==> inputs of job 8540 <==
// SHA256
module SHA256(
clk,
rst_n,
valid_in,
valid_out,
message,
Hash_result);
Settings: LEC_CHECK=0, CAP_MARGIN=5, CELL_PAD_IN_SITES_GLOBAL_PLACEMENT=0, CORE_MARGIN=2, CORE_UTILIZATION=70, CTS_CLUSTER_DIAMETER=362, HOLD_SLACK_MARGIN=-0.08, SETUP_SLACK_MARGIN=-0.33, SLEW_MARGIN=20, TNS_END_PERCENT=80; clock period 5.3 ns.
run.sh (not shown) runs the stock make flow with config.mk's settings and CLKGATE_MAP_FILE=.
==> job 7139 (differences from job 8540) <==
- ABC_AREA: not set -> 0
- CAP_MARGIN: 5 -> 0
- CORE_ASPECT_RATIO: not set -> 0.89
- CORE_UTILIZATION: 70 -> 72
- CTS_CLUSTER_DIAMETER: 362 -> 364
- CTS_CLUSTER_SIZE: not set -> 40
- HOLD_SLACK_MARGIN: -0.08 -> -0.09
- PLACE_DENSITY_LB_ADDON: not set -> 0.07
- SETUP_SLACK_MARGIN: -0.33 -> 1.31
- TNS_END_PERCENT: 80 -> 40
==> flow/constraint.sdc (replaced) <==
create_clock -name core_clock -period 4.43 [get_ports {clk}]
set_input_delay 0.8860 -clock core_clock [delete_from_list [all_inputs] [get_ports {clk}]]
set_output_delay 0.8860 -clock core_clock [all_outputs]
set_load 0.01 [all_outputs]
==> job 3235 (differences from job 8540) <==
- CAP_MARGIN: 5 -> 25
- CELL_PAD_IN_SITES_GLOBAL_PLACEMENT: 0 -> 1
- CORE_UTILIZATION: 70 -> 40
- CTS_CLUSTER_DIAMETER: 362 -> not set
- HOLD_SLACK_MARGIN: -0.08 -> not set
- SETUP_SLACK_MARGIN: -0.33 -> -0.01
- TNS_END_PERCENT: 80 -> not set
==> flow/constraint.sdc (replaced) <==
create_clock -name core_clock -period 10.0 [get_ports {clk}]
set_input_delay 2.0000 -clock core_clock [delete_from_list [all_inputs] [get_ports {clk}]]
set_output_delay 2.0000 -clock core_clock [all_outputs]
set_load 0.01 [all_outputs]
==> summary of the runs <==
- Of job 3235 and job 8540, job 8540 has the higher core utilization (gap 40 points).
- In job 3235 the critical path depth is higher than in job 8540, by 4.
- Against job 8540, the worst setup slack of job 3235 is higher by 2.8 ns.
- In area after synthesis, job 8540 and job 3235 do not differ.
- In job 3235 the worst hold slack is better than in job 8540, by 0.17 ns.
- Against job 3235, the non-clock buffer count of job 8540 is higher by 592.
- Job 8540 finished but failed the layout checks on negative setup slack. Job 3235 finished clean. Job 7139 died in global routing (DRT-9419).

* * *

==> run A: inputs <==
==> flow/design.v <==
`timescale 1ns / 1ps
module SHA256(
clk,
rst_n,
valid_in,
valid_out,
message,
Hash_result);
input clk, rst_n, valid_in;
input [439:0] message;
output reg valid_out;
output reg [255:0] Hash_result;
reg [1:0] next_state,state;
reg [6:0] count;
reg [31:0] a_temp, b_temp, c_temp, d_temp, e_temp, f_temp, g_temp, h_temp;
reg [31:0] k;
reg [511:0] chunk;
reg [31:0] mreg_0, mreg_1, mreg_2, mreg_3, mreg_4, mreg_5, mreg_6, mreg_7, mreg_8, mreg_9, mreg_10, mreg_11, mreg_12, mreg_13, mreg_14, mreg_15;
wire [31:0] sigma_0, sigma_1, cap_sigma_0, cap_sigma_1, maj, ch;
parameter H0 = 32'h6a09e667;
parameter H1 = 32'hbb67ae85;
parameter H2 = 32'h3c6ef372;
parameter H3 = 32'ha54ff53a;
parameter H5 = 32'h9b05688c;
parameter H4 = 32'h510e527f;
parameter H6 = 32'h1f83d9ab;
parameter H7 = 32'h5be0cd19;
parameter K0 = 32'h428a2f98;
parameter K1 = 32'h71374491;
parameter K2 = 32'hb5c0fbcf;
parameter K3 = 32'he9b5dba5;
parameter K4 = 32'h3956c25b;
parameter K5 = 32'h59f111f1;
parameter K6 = 32'h923f82a4;
parameter K7 = 32'hab1c5ed5;
parameter K8 = 32'hd807aa98;
parameter K9 = 32'h12835b01;
parameter K10 = 32'h243185be;
parameter K11 = 32'h550c7dc3;
parameter K12 = 32'h72be5d74;
parameter K13 = 32'h80deb1fe;
parameter K14 = 32'h9bdc06a7;
parameter K15 = 32'hc19bf174;
parameter K16 = 32'he49b69c1;
parameter K17 = 32'hefbe4786;
parameter K18 = 32'h0fc19dc6;
parameter K19 = 32'h240ca1cc;
parameter K20 = 32'h2de92c6f;
parameter K21 = 32'h4a7484aa;
parameter K22 = 32'h5cb0a9dc;
parameter K23 = 32'h76f988da;
parameter K24 = 32'h983e5152;
parameter K25 = 32'ha831c66d;
parameter K26 = 32'hb00327c8;
parameter K27 = 32'hbf597fc7;
parameter K28 = 32'hc6e00bf3;
parameter K29 = 32'hd5a79147;
parameter K30 = 32'h06ca6351;
parameter K31 = 32'h14292967;
parameter K32 = 32'h27b70a85;
parameter K33 = 32'h2e1b2138;
parameter K34 = 32'h4d2c6dfc;
parameter K35 = 32'h53380d13;
parameter K36 = 32'h650a7354;
parameter K37 = 32'h766a0abb;
parameter K38 = 32'h81c2c92e;
parameter K39 = 32'h92722c85;
parameter K40 = 32'ha2bfe8a1;
parameter K41 = 32'ha81a664b;
parameter K42 = 32'hc24b8b70;
parameter K43 = 32'hc76c51a3;
parameter K44 = 32'hd192e819;
parameter K45 = 32'hd6990624;
parameter K46 = 32'hf40e3585;
parameter K47 = 32'h106aa070;
parameter K48 = 32'h19a4c116;
parameter K49 = 32'h1e376c08;
parameter K50 = 32'h2748774c;
parameter K51 = 32'h34b0bcb5;
parameter K52 = 32'h391c0cb3;
parameter K53 = 32'h4ed8aa4a;
parameter K54 = 32'h5b9cca4f;
parameter K55 = 32'h682e6ff3;
parameter K56 = 32'h748f82ee;
parameter K57 = 32'h78a5636f;
parameter K58 = 32'h84c87814;
parameter K59 = 32'h8cc70208;
parameter K60 = 32'h90befffa;
parameter K61 = 32'ha4506ceb;
parameter K62 = 32'hbef9a3f7;
parameter K63 = 32'hc67178f2;
parameter PADDING = 'd0;
parameter COMPUTE = 'd1;
parameter IDLE = 'd2;
always@(next_state)begin   
	case(next_state)
		IDLE:  state = IDLE;
		COMPUTE:  state = COMPUTE;
		default:  state = IDLE;
	endcase
end
always@(posedge clk or negedge rst_n)begin
	if(!rst_n)begin
		next_state <= IDLE;
	end
	else begin
		if(next_state == IDLE && valid_in)begin
			next_state <= COMPUTE;
		end
      	else if(next_state == COMPUTE && count == 'd64)begin
			next_state <= IDLE;
		end
		else begin
			next_state <= next_state;
		end
	end
end
assign sigma_0 = ({a_temp[1:0], a_temp[31:2]}) ^ ({a_temp[12:0], a_temp[31:13]}) ^ ({a_temp[21:0], a_temp[31:22]});
assign sigma_1 = ({e_temp[5:0], e_temp[31:6]}) ^ ({e_temp[10:0], e_temp[31:11]}) ^ ({e_temp[24:0], e_temp[31:25]});
assign maj = (a_temp & b_temp) ^ (a_temp & c_temp) ^ (b_temp & c_temp);
assign ch = (e_temp & f_temp) ^ (~e_temp & g_temp);
assign cap_sigma_0 = {mreg_1[6:0], mreg_1[31:7]} ^ {mreg_1[17:0], mreg_1[31:18]} ^ (mreg_1[31:0] >> 2'b11) ;
  assign cap_sigma_1 = {mreg_14[16:0], mreg_14[31:17]} ^ {mreg_14[18:0], mreg_14[31:19]} ^ (mreg_14[31:0] >> 4'b1010);
always@(posedge clk or negedge rst_n)begin		 
	if(!rst_n)begin
		count <= 'd0;
	end
	else begin
		if(state == COMPUTE)begin
			count <= count + 'd1;
		end
		else begin
			count <= 0;
		end
	end
end
always@(posedge clk or negedge rst_n)begin		 
	if(!rst_n)begin
		chunk <= 'd0;
	end
	else begin
		if(state == IDLE && valid_in)begin
          chunk <= {message[408:0], {8'b10000000}, {55'b0,9'b110111000}, {32'b0}};
		end
		else if(state == IDLE)begin
			chunk <= chunk;
		end
		else begin
			chunk <= chunk << 'd32;
		end
	end
end
always@(posedge clk or negedge rst_n)begin		 
	if(!rst_n)begin
		a_temp <= 'd0;
		b_temp <= 'd0;
		c_temp <= 'd0;
		d_temp <= 'd0;
		e_temp <= 'd0;
		f_temp <= 'd0;
		g_temp <= 'd0;
		h_temp <= 'd0;
	end
	else begin
		if(state == IDLE)begin
			a_temp <= H0;
			b_temp <= H1;
			c_temp <= H2;
			d_temp <= H3;
			e_temp <= H4;
			f_temp <= H5;
			g_temp <= H6;
			h_temp <= H7;
		end
		else if(state == COMPUTE)begin
			a_temp <= h_temp + sigma_1 + ch + k + mreg_15 + sigma_0 + maj; 	 
			b_temp <= a_temp;
			c_temp <= b_temp;
			d_temp <= c_temp;
			e_temp <= d_temp + h_temp + sigma_1 + ch + k + mreg_15;		 
			f_temp <= e_temp;
			g_temp <= f_temp;
			h_temp <= g_temp;
		end
		else begin
			a_temp <= a_temp;
			b_temp <= b_temp;
			c_temp <= c_temp;
			d_temp <= d_temp;
			e_temp <= e_temp;
			f_temp <= f_temp;
			g_temp <= g_temp;
			h_temp <= h_temp;
		end
	end
end
always@(*)begin		 
	case(count)
		0: k = K0;
		1: k = K1;
		2: k = K2;
		3: k = K3;
		4: k = K4;
		5: k = K5;
		6: k = K6;
		7: k = K7;
		8: k = K8;
		9: k = K9;
		10: k = K10;
		11: k = K11;
		12: k = K12;
		13: k = K13;
		14: k = K14;
		15: k = K15;
		16: k = K16;
		17: k = K17;
		18: k = K18;
		19: k = K19;
		20: k = K20;
		21: k = K21;
		22: k = K22;
		23: k = K23;
		24: k = K24;
		25: k = K25;
		26: k = K26;
		27: k = K27;
		28: k = K28;
		29: k = K29;
		30: k = K30;
		31: k = K31;
		32: k = K32;
		33: k = K33;
		34: k = K34;
		35: k = K35;
		36: k = K36;
		37: k = K37;
		38: k = K38;
		39: k = K39;
		40: k = K40;
		41: k = K41;
		42: k = K42;
		43: k = K43;
		44: k = K44;
		45: k = K45;
		46: k = K46;
		47: k = K47;
		48: k = K48;
		49: k = K49;
		50: k = K50;
		51: k = K51;
		52: k = K52;
		53: k = K53;
		54: k = K54;
		55: k = K55;
		56: k = K56;
		57: k = K57;
		58: k = K58;
		59: k = K59;
		60: k = K60;
		61: k = K61;
		62: k = K62;
		63: k = K63;
		default: k = 32'd0;
	endcase
end
always@(posedge clk or negedge rst_n)begin		 
	if(!rst_n)begin
      	valid_out <= 'd0;
		Hash_result <= 'd0;
	end
	else begin
      if(state == COMPUTE && count == 'd64)begin
          	valid_out <= 'd1;
			Hash_result <= {H0 + a_temp, H1 + b_temp, H2 + c_temp, H3 + d_temp, H4 + e_temp, H5 + f_temp, H6 + g_temp, H7 + h_temp};
        end
      	else begin
          	valid_out <= 'd0;
			Hash_result <= 'd0;
        end
	end
end
always@(posedge clk or negedge rst_n)begin		 
	if(!rst_n)begin
		mreg_15 <= 'd0;
		mreg_14 <= 'd0;
		mreg_13 <= 'd0;
		mreg_12 <= 'd0;
		mreg_11 <= 'd0;
		mreg_10 <= 'd0;
		mreg_9 <= 'd0;
		mreg_8 <= 'd0;
		mreg_7 <= 'd0;
		mreg_6 <= 'd0;
		mreg_5 <= 'd0;
		mreg_4 <= 'd0;
		mreg_3 <= 'd0;
		mreg_2 <= 'd0;
		mreg_1 <= 'd0;
		mreg_0 <= 'd0;
	end
	else begin
      if(state== IDLE  && valid_in)begin
        mreg_15 <= message[439:408];
			mreg_14 <= mreg_15;
			mreg_13 <= mreg_14;
			mreg_12 <= mreg_13;
			mreg_11 <= mreg_12;
			mreg_10 <= mreg_11;
			mreg_9 <= mreg_10;
			mreg_8 <= mreg_9;
			mreg_7 <= mreg_8;
			mreg_6 <= mreg_7;
			mreg_5 <= mreg_6;
			mreg_4 <= mreg_5;
			mreg_3 <= mreg_4;
			mreg_2 <= mreg_3;
			mreg_1 <= mreg_2;
			mreg_0 <= mreg_1;
		end
      else if((count < 15 && state == COMPUTE))begin
			mreg_15 <= chunk[511:480];
			mreg_14 <= mreg_15;
			mreg_13 <= mreg_14;
			mreg_12 <= mreg_13;
			mreg_11 <= mreg_12;
			mreg_10 <= mreg_11;
			mreg_9 <= mreg_10;
			mreg_8 <= mreg_9;
			mreg_7 <= mreg_8;
			mreg_6 <= mreg_7;
			mreg_5 <= mreg_6;
			mreg_4 <= mreg_5;
			mreg_3 <= mreg_4;
			mreg_2 <= mreg_3;
			mreg_1 <= mreg_2;
			mreg_0 <= mreg_1;
		end
      else if(count >= 15 && state == COMPUTE)begin
			mreg_15 <= (mreg_0 + cap_sigma_0 + mreg_9 + cap_sigma_1);
			mreg_14 <= mreg_15;
			mreg_13 <= mreg_14;
			mreg_12 <= mreg_13;
			mreg_11 <= mreg_12;
			mreg_10 <= mreg_11;
			mreg_9 <= mreg_10;
			mreg_8 <= mreg_9;
			mreg_7 <= mreg_8;
			mreg_6 <= mreg_7;
			mreg_5 <= mreg_6;
			mreg_4 <= mreg_5;
			mreg_3 <= mreg_4;
			mreg_2 <= mreg_3;
			mreg_1 <= mreg_2;
			mreg_0 <= mreg_1;
		end
		else begin
			mreg_15 <= mreg_15;
			mreg_14 <= mreg_14;
			mreg_13 <= mreg_13;
			mreg_12 <= mreg_12;
			mreg_11 <= mreg_11;
			mreg_10 <= mreg_10;
			mreg_9 <= mreg_9;
			mreg_8 <= mreg_8;
			mreg_7 <= mreg_7;
			mreg_6 <= mreg_6;
			mreg_5 <= mreg_5;
			mreg_4 <= mreg_4;
			mreg_3 <= mreg_3;
			mreg_2 <= mreg_2;
			mreg_1 <= mreg_1;
			mreg_0 <= mreg_0;
		end
	end
end
endmodule
==> flow/run.sh <==
#!/bin/bash
# the make line also repeats each setting of config.mk as NAME=value (left out here)
make -C /OpenROAD-flow-scripts/flow DESIGN_CONFIG=/design/flow/config.mk WORK_HOME=/design/flow/orfs CLKGATE_MAP_FILE= finish
==> flow/config.mk <==
export PLATFORM = sky130hd
export DESIGN_NAME = SHA256
export DESIGN_NICKNAME = SHA256
export VERILOG_FILES = /design/flow/design.v
export SDC_FILE = /design/flow/constraint.sdc
export NUM_CORES = 4
export LEC_CHECK = 0
export CAP_MARGIN = 5
export CELL_PAD_IN_SITES_GLOBAL_PLACEMENT = 0
export CORE_MARGIN = 4
export CORE_UTILIZATION = 70
export CTS_CLUSTER_DIAMETER = 362
export SLEW_MARGIN = 20
export TNS_END_PERCENT = 40
==> flow/constraint.sdc <==
create_clock -name core_clock -period 5.3 [get_ports {clk}]
set_input_delay 1.0600 -clock core_clock [delete_from_list [all_inputs] [get_ports {clk}]]
set_output_delay 1.0600 -clock core_clock [all_outputs]
set_load 0.01 [all_outputs]
==> run K: changes against run A <==
ABC_AREA = 1   (was not set)
CAP_MARGIN = 20   (was 5)
CORE_MARGIN = 2   (was 4)
CORE_UTILIZATION = 72   (was 70)
CTS_CLUSTER_DIAMETER = not set   (was 362)
CTS_CLUSTER_SIZE = 40   (was not set)
PLACE_DENSITY_LB_ADDON = 0.07   (was not set)
SETUP_SLACK_MARGIN = 0.74   (was not set)
==> flow/constraint.sdc (replaced) <==
create_clock -name core_clock -period 4.43 [get_ports {clk}]
set_input_delay 0.8860 -clock core_clock [delete_from_list [all_inputs] [get_ports {clk}]]
set_output_delay 0.8860 -clock core_clock [all_outputs]
set_load 0.01 [all_outputs]
==> notes <==
Run A completed, yet does not pass: setup timing. Run K stopped in 5_1_grt on GRT-0116.
Between run K and run A, the lower die size is in run K (gap 0.56%, measured against run A).
Against run A, the synthesized cell count of run K is higher by 23%.
Of run A and run K, run K has the higher synthesized area (gap 4.5%, measured against run K).
==> figures <==
| metric | run K | run A |
|---|---|---|
| Area share of and/or/nand/nor cells after synthesis | 19.4% | 15.3% |
| Number of instances in the synthesized netlist | 9864 | 8011 |
| Count of instantiated cells in the yosys netlist | 9864 | 8011 |
| Half-perimeter wire length after detailed placement | 235000 um | 214000 um |
| Row count | 122 | 121 |
| FA/HA/MAJ Cells, Area Fraction | 10.4% | 11.2% |
| Post-Place Setup Slack | -1.17 ns | -1.11 ns |
| Post-place instance area | 0.0945 sq mm | 0.0894 sq mm |
| Proportion of synthesized chip area in sequential cells | 44.9% | 47.1% |
| Core Footprint | 0.111 sq mm | 0.109 sq mm |
| Outcome | did not finish | finished with violations |
| Failing step | 5_1_grt | - |
| Violated checks | - | setup timing |
| Chip area from the yosys synthesis statistics | 0.0805 sq mm | 0.0769 sq mm |
| TritonCTS Buffers | 146 | 145 |
| Number of nets at floorplan | 10768 | 8915 |
| AND-OR/OR-AND Cells, Area Fraction | 12.2% | 9.29% |
| Post-CTS Resized | 224 | 100 |
| Share of Yosys cell area claimed by the top area cell type | 44.9% | 47.0% |
